Design sort_pipe, start of the top module:
module sort_pipe #(
parameter DATA_WIDTH='d8
)(
input 				          clk,
input 				          rst_n,
input 					      client_val,
input [(8*DATA_WIDTH)-1:0]    client_data,
output reg                    client_rdy,
input 				          sort_rdy,
output reg                    sort_val,
output reg [8*DATA_WIDTH-1:0]   sort_data
);
Size: roughly 520 flip-flops, ~130 I/O pins.
==> flow/config.mk <==
export PLATFORM = sky130hd
export DESIGN_NAME = sort_pipe
export DESIGN_NICKNAME = sort_pipe
export VERILOG_FILES = /design/flow/design.v
export SDC_FILE = /design/flow/constraint.sdc
export NUM_CORES = 4
export LEC_CHECK = 0
export ABC_AREA = 1
export CAP_MARGIN = 20
export CELL_PAD_IN_SITES_DETAIL_PLACEMENT = 0
export CELL_PAD_IN_SITES_GLOBAL_PLACEMENT = 0
export CORE_ASPECT_RATIO = 1.28
export CORE_MARGIN = 2
export CORE_UTILIZATION = 59
export CTS_CLUSTER_SIZE = 37
export GPL_ROUTABILITY_DRIVEN = 1
export MAX_ROUTING_LAYER = met5
export MIN_ROUTING_LAYER = met1
export PLACE_DENSITY = 0.65
export SLEW_MARGIN = 20
==> flow/constraint.sdc <==
create_clock -name core_clock -period 1.41 [get_ports {clk}]
set_input_delay 0.2820 -clock core_clock [delete_from_list [all_inputs] [get_ports {clk}]]
set_output_delay 0.2820 -clock core_clock [all_outputs]
set_load 0.01 [all_outputs]
run.sh (not shown) runs the stock make flow with config.mk's settings and CLKGATE_MAP_FILE=.
The first run aborted during global routing (5_1_grt) (DPL-0038).
Next try:
==> flow/config.mk (replaced) <==
export PLATFORM = sky130hd
export DESIGN_NAME = sort_pipe
export DESIGN_NICKNAME = sort_pipe
export VERILOG_FILES = /design/flow/design.v
export SDC_FILE = /design/flow/constraint.sdc
export NUM_CORES = 4
export LEC_CHECK = 0
export CAP_MARGIN = 20
export CELL_PAD_IN_SITES_DETAIL_PLACEMENT = 0
export CELL_PAD_IN_SITES_GLOBAL_PLACEMENT = 3
export CORE_ASPECT_RATIO = 1.28
export CORE_MARGIN = 2
export CORE_UTILIZATION = 64
export CTS_CLUSTER_DIAMETER = 358
export CTS_CLUSTER_SIZE = 32
export GPL_ROUTABILITY_DRIVEN = 1
export MAX_ROUTING_LAYER = met5
export MIN_ROUTING_LAYER = met1
export PLACE_DENSITY_LB_ADDON = 0.03
export SETUP_SLACK_MARGIN = 0.42
export SLEW_MARGIN = 20
==> flow/constraint.sdc (replaced) <==
create_clock -name core_clock -period 1.47 [get_ports {clk}]
set_input_delay 0.2940 -clock core_clock [delete_from_list [all_inputs] [get_ports {clk}]]
set_output_delay 0.2940 -clock core_clock [all_outputs]
set_load 0.01 [all_outputs]
What happened:
- With this change the flow stopped in global placement without I/O (3_1_place_gp_skip_io) (FLW-0024)
- synthesized area grows by about 2%
- die area shrinks by about 6%
- synthesized cell count shrinks by about 9%
Next try:
==> flow/config.mk (replaced) <==
export PLATFORM = sky130hd
export DESIGN_NAME = sort_pipe
export DESIGN_NICKNAME = sort_pipe
export VERILOG_FILES = /design/flow/design.v
export SDC_FILE = /design/flow/constraint.sdc
export NUM_CORES = 4
export LEC_CHECK = 0
export CAP_MARGIN = 20
export CELL_PAD_IN_SITES_DETAIL_PLACEMENT = 0
export CELL_PAD_IN_SITES_GLOBAL_PLACEMENT = 0
export CORE_ASPECT_RATIO = 1.28
export CORE_MARGIN = 2
export CORE_UTILIZATION = 72
export CTS_CLUSTER_SIZE = 40
export GPL_ROUTABILITY_DRIVEN = 1
export MAX_ROUTING_LAYER = met5
export MIN_ROUTING_LAYER = met1
export PLACE_DENSITY = 0.65
export SLEW_MARGIN = 20
==> flow/constraint.sdc (replaced) <==
create_clock -name core_clock -period 1.97 [get_ports {clk}]
set_input_delay 0.3940 -clock core_clock [delete_from_list [all_inputs] [get_ports {clk}]]
set_output_delay 0.3940 -clock core_clock [all_outputs]
set_load 0.01 [all_outputs]
Result: The changed run did not get past global routing (5_1_grt); die area drops by roughly a tenth; area after synthesis does not change; synthesized cell count is unchanged.
Next try:
--- a/flow/config.mk
+++ b/flow/config.mk
@@ -12,4 +12,3 @@
 export CORE_MARGIN = 2
-export CORE_UTILIZATION = 72
-export CTS_CLUSTER_SIZE = 40
+export CORE_UTILIZATION = 56
 export GPL_ROUTABILITY_DRIVEN = 1
@@ -17,3 +16,4 @@
 export MIN_ROUTING_LAYER = met1
-export PLACE_DENSITY = 0.65
+export PLACE_DENSITY_LB_ADDON = 0.14
+export SETUP_SLACK_MARGIN = 0.51
 export SLEW_MARGIN = 20
Outcome:
- The new run finished but failed the layout checks on setup timing
- area after synthesis is unchanged
- synthesized cell count is unchanged
- die area rises by a quarter to a third

sort_pipe again, from the RTL that the note above started with.
Design sort_pipe, start of the top module:
module sort_pipe #(
parameter DATA_WIDTH='d8
)(
input 				          clk,
input 				          rst_n,
input 					      client_val,
input [(8*DATA_WIDTH)-1:0]    client_data,
output reg                    client_rdy,
input 				          sort_rdy,
output reg                    sort_val,
output reg [8*DATA_WIDTH-1:0]   sort_data
);
clock: 1.71 ns
lec_check: 0
cap_margin: 20
core_margin: 2
core_utilization: 66
place_density: 0.6
setup_slack_margin: -0.17
slew_margin: 20
The baseline aborted during global routing (5_1_grt) with ODB-0269.
Next try:
Settings changed: CORE_UTILIZATION 66 to 56, SETUP_SLACK_MARGIN -0.17 to unset.
Clock period 1.71 ns to 2.5 ns, I/O delays scaled along.
The changed run finished clean.
Synthesized cell count is unchanged.
Synthesized area stays the same.
Die area went up by 18%.
Next try:
Settings changed: CORE_UTILIZATION 56 to 66.
Clock period 2.5 ns to 2.03 ns, I/O delays scaled along.
After rerunning: The changed run finished but fails on setup timing; wire length grows by a few percent; count of clock-buffer cells in the layout decreases by 11; synthesized cell count does not change; sequential share of layout area is lower by 2.0 points; worst hold slack loses 0.090 ns.
Next try:
Settings changed: CELL_PAD_IN_SITES_DETAIL_PLACEMENT set to 2, CORE_UTILIZATION 66 to 40, CTS_CLUSTER_DIAMETER set to 301, GPL_TIMING_DRIVEN set to 0, PLACE_DENSITY 0.6 to unset.
Clock period 2.03 ns to 3.0 ns, I/O delays scaled along.
What happened: The new run finished but failed the layout checks on setup timing. Wire length rises by well over a third. Area after synthesis stays the same. Utilization came out lower by 33 points.
Next try:
Settings changed: CELL_PAD_IN_SITES_DETAIL_PLACEMENT 2 to unset, CORE_UTILIZATION 40 to 58, CTS_CLUSTER_DIAMETER 301 to unset, GPL_TIMING_DRIVEN 0 to unset, SETUP_SLACK_MARGIN set to -0.19.
Clock period 3.0 ns to 2.26 ns, I/O delays scaled along.
After rerunning: This time the run finished clean. Register-to-register slack gets better by 0.25 ns. Die area went down by a quarter to a third. Final area fell slightly. Synthesized area does not change. Global-route usage falls by 14 points. Sequential share of layout area rose by 0.38 points. Via count shrinks by about a fifth.
Next try:
Settings changed: CORE_UTILIZATION 58 to 40, PLACE_DENSITY set to 0.6, SETUP_SLACK_MARGIN -0.19 to unset.
Clock period 2.26 ns to 2.5 ns, I/O delays scaled along.
Effect: The changed run passed the timing, design-rule and antenna checks. Cell area is lower by 0.43%. Clock skew stays flat. Die area rises by 44%.

build 85:
sort_pipe again, from the RTL that the note above started with.
// sort_pipe
module sort_pipe #(
parameter DATA_WIDTH='d8
)(
input 				          clk,
input 				          rst_n,
input 					      client_val,
input [(8*DATA_WIDTH)-1:0]    client_data,
output reg                    client_rdy,
input 				          sort_rdy,
output reg                    sort_val,
output reg [8*DATA_WIDTH-1:0]   sort_data
);
clock: 1.97 ns
lec_check: 0
cap_margin: 20
cell_pad_in_sites_detail_placement: 0
cell_pad_in_sites_global_placement: 1
core_aspect_ratio: 1.49
core_margin: 10
core_utilization: 40
cts_cluster_size: 95
gpl_routability_driven: 1
max_routing_layer: met5
min_routing_layer: met2
place_density_lb_addon: 0.14
setup_slack_margin: 0.51
slew_margin: 35
In build 85 the implementation ran to completion but is not tape-out ready, as the final checks report negative setup slack.
Input-level comparison between build 95 and build 85:
Settings: clearing MAX_ROUTING_LAYER, which used to be met5; clearing CTS_CLUSTER_SIZE, which used to be 95; clearing GPL_ROUTABILITY_DRIVEN, which used to be 1; swapping 35 for 20 in SLEW_MARGIN; clearing PLACE_DENSITY_LB_ADDON, which used to be 0.14; clearing CORE_ASPECT_RATIO, which used to be 1.49; clearing CELL_PAD_IN_SITES_GLOBAL_PLACEMENT, which used to be 1; putting PLACE_DENSITY at 0.6 where nothing was set; clearing SETUP_SLACK_MARGIN, which used to be 0.51; clearing CELL_PAD_IN_SITES_DETAIL_PLACEMENT, which used to be 0; swapping 10 for 2 in CORE_MARGIN; clearing MIN_ROUTING_LAYER, which used to be met2; swapping 1.97 for 3.0 in the clock period (ns, I/O delays scaled along).
Notes after the runs:
Of build 95 and build 85, only build 85 fails to finish with a clean layout. What the final checks of build 85 revealed, after a flow that finished every stage, was a layout that fails on negative setup slack. Comparing build 95 against build 85, there is no change at all in average instance area after synthesis. Build 95 vs build 85: average detailed-routed wire length per instance down in build 95. The count of clock buffers in the final design reported for build 95 is smaller than that of build 85 by 8. Compared with build 85, build 95 shows a fraction of the cycle the final worst path needs that is 24 points lower. STATUS total wire length after detailed routing: build 95 wins against build 85. Total number of placement rows in build 95 vs build 85: down 21. Summary of build 95 over build 85: final cell count went down 615, met3 wirelength from detailed routing went down 92%, async set-or-reset flop fraction in the synthesized netlist held.
Input changes introduced in build 57 (baseline for comparison: build 95):
Settings: setting MAX_ROUTING_LAYER to met4 for the first time; setting MIN_ROUTING_LAYER to met2 for the first time; setting SETUP_SLACK_MARGIN to 0.19 for the first time; changing CORE_MARGIN from 2 to 3; setting CELL_PAD_IN_SITES_GLOBAL_PLACEMENT to 3 for the first time.
==> results <==
Build 57 ran to completion and came out clean on the timing, design-rule and antenna checks.
| starting density of the core | build 57 vs build 95 | 0.42 points higher |
Re met1 global-route usage: build 57 is 30 points down on build 95.
Summary of build 57 over build 95: routed wire length increased 14%, vertical die size increased 2 um, die area increased about 1.5%.
Looking at maximum frequency from static timing analysis, build 57 sits about 2% below build 95.
Here is what was changed in the inputs of build 13 compared with build 57.
Settings: putting ABC_AREA at 1 where nothing was set; putting GPL_TIMING_DRIVEN at 0 where nothing was set; putting PLACE_DENSITY_LB_ADDON at 0.21 where nothing was set; putting CORE_ASPECT_RATIO at 1.2 where nothing was set; putting CTS_CLUSTER_DIAMETER at 329 where nothing was set; swapping 40 for 58 in CORE_UTILIZATION; clearing PLACE_DENSITY, which used to be 0.6.
==> results <==
What ended build 13 was a tool error in 3_1_place_gp_skip_io; the run never finished.
Taking build 57 as the reference, in build 13 area fraction in compound gates now smaller; synthesized-area fraction occupied by adder cells ~0 delta; number of core rows shows a reduction of 9.4%; synthesized area went down 580 sq um.
Post-synthesis simple-gate area fraction | build 13 above build 57
Chip area line of the yosys report shrinks by a few percent when moving from build 57 to build 13.
> inputs changed (build 13 -> build 39)
Settings: CORE_UTILIZATION: 58 -> 40; CAP_MARGIN: 20 -> 25; MIN_ROUTING_LAYER: met2 -> unset; CORE_MARGIN: 3 -> 2; CELL_PAD_IN_SITES_GLOBAL_PLACEMENT: 3 -> unset; CORE_ASPECT_RATIO: 1.2 -> unset; GPL_ROUTABILITY_DRIVEN: unset -> 0; TNS_END_PERCENT: unset -> 70; SETUP_SLACK_MARGIN: 0.19 -> unset; CTS_CLUSTER_DIAMETER: 329 -> 301; CELL_PAD_IN_SITES_DETAIL_PLACEMENT: unset -> 2; PLACE_DENSITY_LB_ADDON: 0.21 -> unset.
Finished, but not clean: build 39, with negative setup slack. Chip area line of the yosys report came out exactly the same in build 13 and build 39. Compared with build 13, in build 39 synthesized cell count comparable, post-synthesis area per instance comparable, horizontal die dimension now larger. Count of distinct cell types in the synthesized netlist came out exactly the same in build 13 and build 39. The die used by build 39 is larger than the one used by build 13. From build 13 to build 39, register bit total from synthesis did not move at all. On sequential cell area fraction in the yosys report, build 13 and build 39 are basically level. Starting utilization of the core area (lower): build 39. Build 13 -> build 39: area after synthesis flat.

== green ==
Starting RTL as in the previous note.
==> flow/design.v (excerpt) <==
module sort_pipe #(
parameter DATA_WIDTH='d8
)(
input 				          clk,
input 				          rst_n,
input 					      client_val,
input [(8*DATA_WIDTH)-1:0]    client_data,
output reg                    client_rdy,
input 				          sort_rdy,
output reg                    sort_val,
output reg [8*DATA_WIDTH-1:0]   sort_data
);
reg [DATA_WIDTH-1 : 0] D0;
reg [DATA_WIDTH-1 : 0] D1;
reg [DATA_WIDTH-1 : 0] D2;
reg [DATA_WIDTH-1 : 0] D3;
reg [DATA_WIDTH-1 : 0] D4;
reg [DATA_WIDTH-1 : 0] D5;
reg [DATA_WIDTH-1 : 0] D6;
reg [DATA_WIDTH-1 : 0] D7;
reg [DATA_WIDTH-1:0] P0_C0_MAX;
reg [DATA_WIDTH-1:0] P0_C0_MIN;
reg [DATA_WIDTH-1:0] P0_C1_MIN;
reg [DATA_WIDTH-1:0] P0_C1_MAX;
reg [DATA_WIDTH-1:0] P0_C2_MAX;
reg [DATA_WIDTH-1:0] P0_C2_MIN;
reg [DATA_WIDTH-1:0] P0_C3_MIN;
reg [DATA_WIDTH-1:0] P0_C3_MAX;
reg [DATA_WIDTH-1:0] P1_C0_MAX;
reg [DATA_WIDTH-1:0] P1_C0_MIN;
reg [DATA_WIDTH-1:0] P1_C1_MIN;
reg [DATA_WIDTH-1:0] P1_C1_MAX;
reg [DATA_WIDTH-1:0] P1_C2_MAX;
  ...
==> flow/config.mk <==
export PLATFORM = sky130hd
export DESIGN_NAME = sort_pipe
export DESIGN_NICKNAME = sort_pipe
export VERILOG_FILES = /design/flow/design.v
export SDC_FILE = /design/flow/constraint.sdc
export NUM_CORES = 4
export LEC_CHECK = 0
export CAP_MARGIN = 20
export CELL_PAD_IN_SITES_DETAIL_PLACEMENT = 0
export CELL_PAD_IN_SITES_GLOBAL_PLACEMENT = 3
export CORE_ASPECT_RATIO = 1.28
export CORE_MARGIN = 2
export CORE_UTILIZATION = 57
export GPL_ROUTABILITY_DRIVEN = 1
export MAX_ROUTING_LAYER = met5
export MIN_ROUTING_LAYER = met1
export PLACE_DENSITY_LB_ADDON = 0.19
export SETUP_SLACK_MARGIN = 0.51
export SLEW_MARGIN = 20
==> flow/constraint.sdc <==
create_clock -name core_clock -period 1.47 [get_ports {clk}]
set_input_delay 0.2940 -clock core_clock [delete_from_list [all_inputs] [get_ports {clk}]]
set_output_delay 0.2940 -clock core_clock [all_outputs]
set_load 0.01 [all_outputs]
green: FLW-0024 in global placement without I/O -> run aborted
[inputs] red vs green
==> flow/config.mk <==
export PLATFORM = sky130hd
export DESIGN_NAME = sort_pipe
export DESIGN_NICKNAME = sort_pipe
export VERILOG_FILES = /design/flow/design.v
export SDC_FILE = /design/flow/constraint.sdc
export NUM_CORES = 4
export LEC_CHECK = 0
export CAP_MARGIN = 20
export CELL_PAD_IN_SITES_DETAIL_PLACEMENT = 0
export CELL_PAD_IN_SITES_GLOBAL_PLACEMENT = 3
export CORE_ASPECT_RATIO = 1.28
export CORE_MARGIN = 10
export CORE_UTILIZATION = 40
export GPL_ROUTABILITY_DRIVEN = 1
export HOLD_SLACK_MARGIN = -0.02
export MAX_ROUTING_LAYER = met5
export MIN_ROUTING_LAYER = met2
export PLACE_DENSITY_LB_ADDON = 0.14
export SETUP_SLACK_MARGIN = 0.51
export SLEW_MARGIN = 30
==> flow/constraint.sdc <==
create_clock -name core_clock -period 1.97 [get_ports {clk}]
set_input_delay 0.3940 -clock core_clock [delete_from_list [all_inputs] [get_ports {clk}]]
set_output_delay 0.3940 -clock core_clock [all_outputs]
set_load 0.01 [all_outputs]
### Flow results
Diff red..green | sequential-to-total area share from yosys stat | unchanged
Per the comparison of red with green, synthesized instance count saw little to no change; post-synth net total level; area of the mapped netlist now sits at about the same level.
red went all the way through the flow, and no timing, DRC or antenna check failed.
Delta (red minus green): area of the core region moved up; horizontal die size went up by 54 microns.
Diff green -> red: y dimension of the die climbed 25%; floorplan die area climbed 30,000 sq um.
red ended up with a lower fraction of the core area occupied by cells at floorplan than green did.
As far as area of the synthesized netlist per yosys stat goes, red and green are indistinguishable; the numbers are identical.
Diff green..red | and-or/or-and share of the synthesized area | unchanged
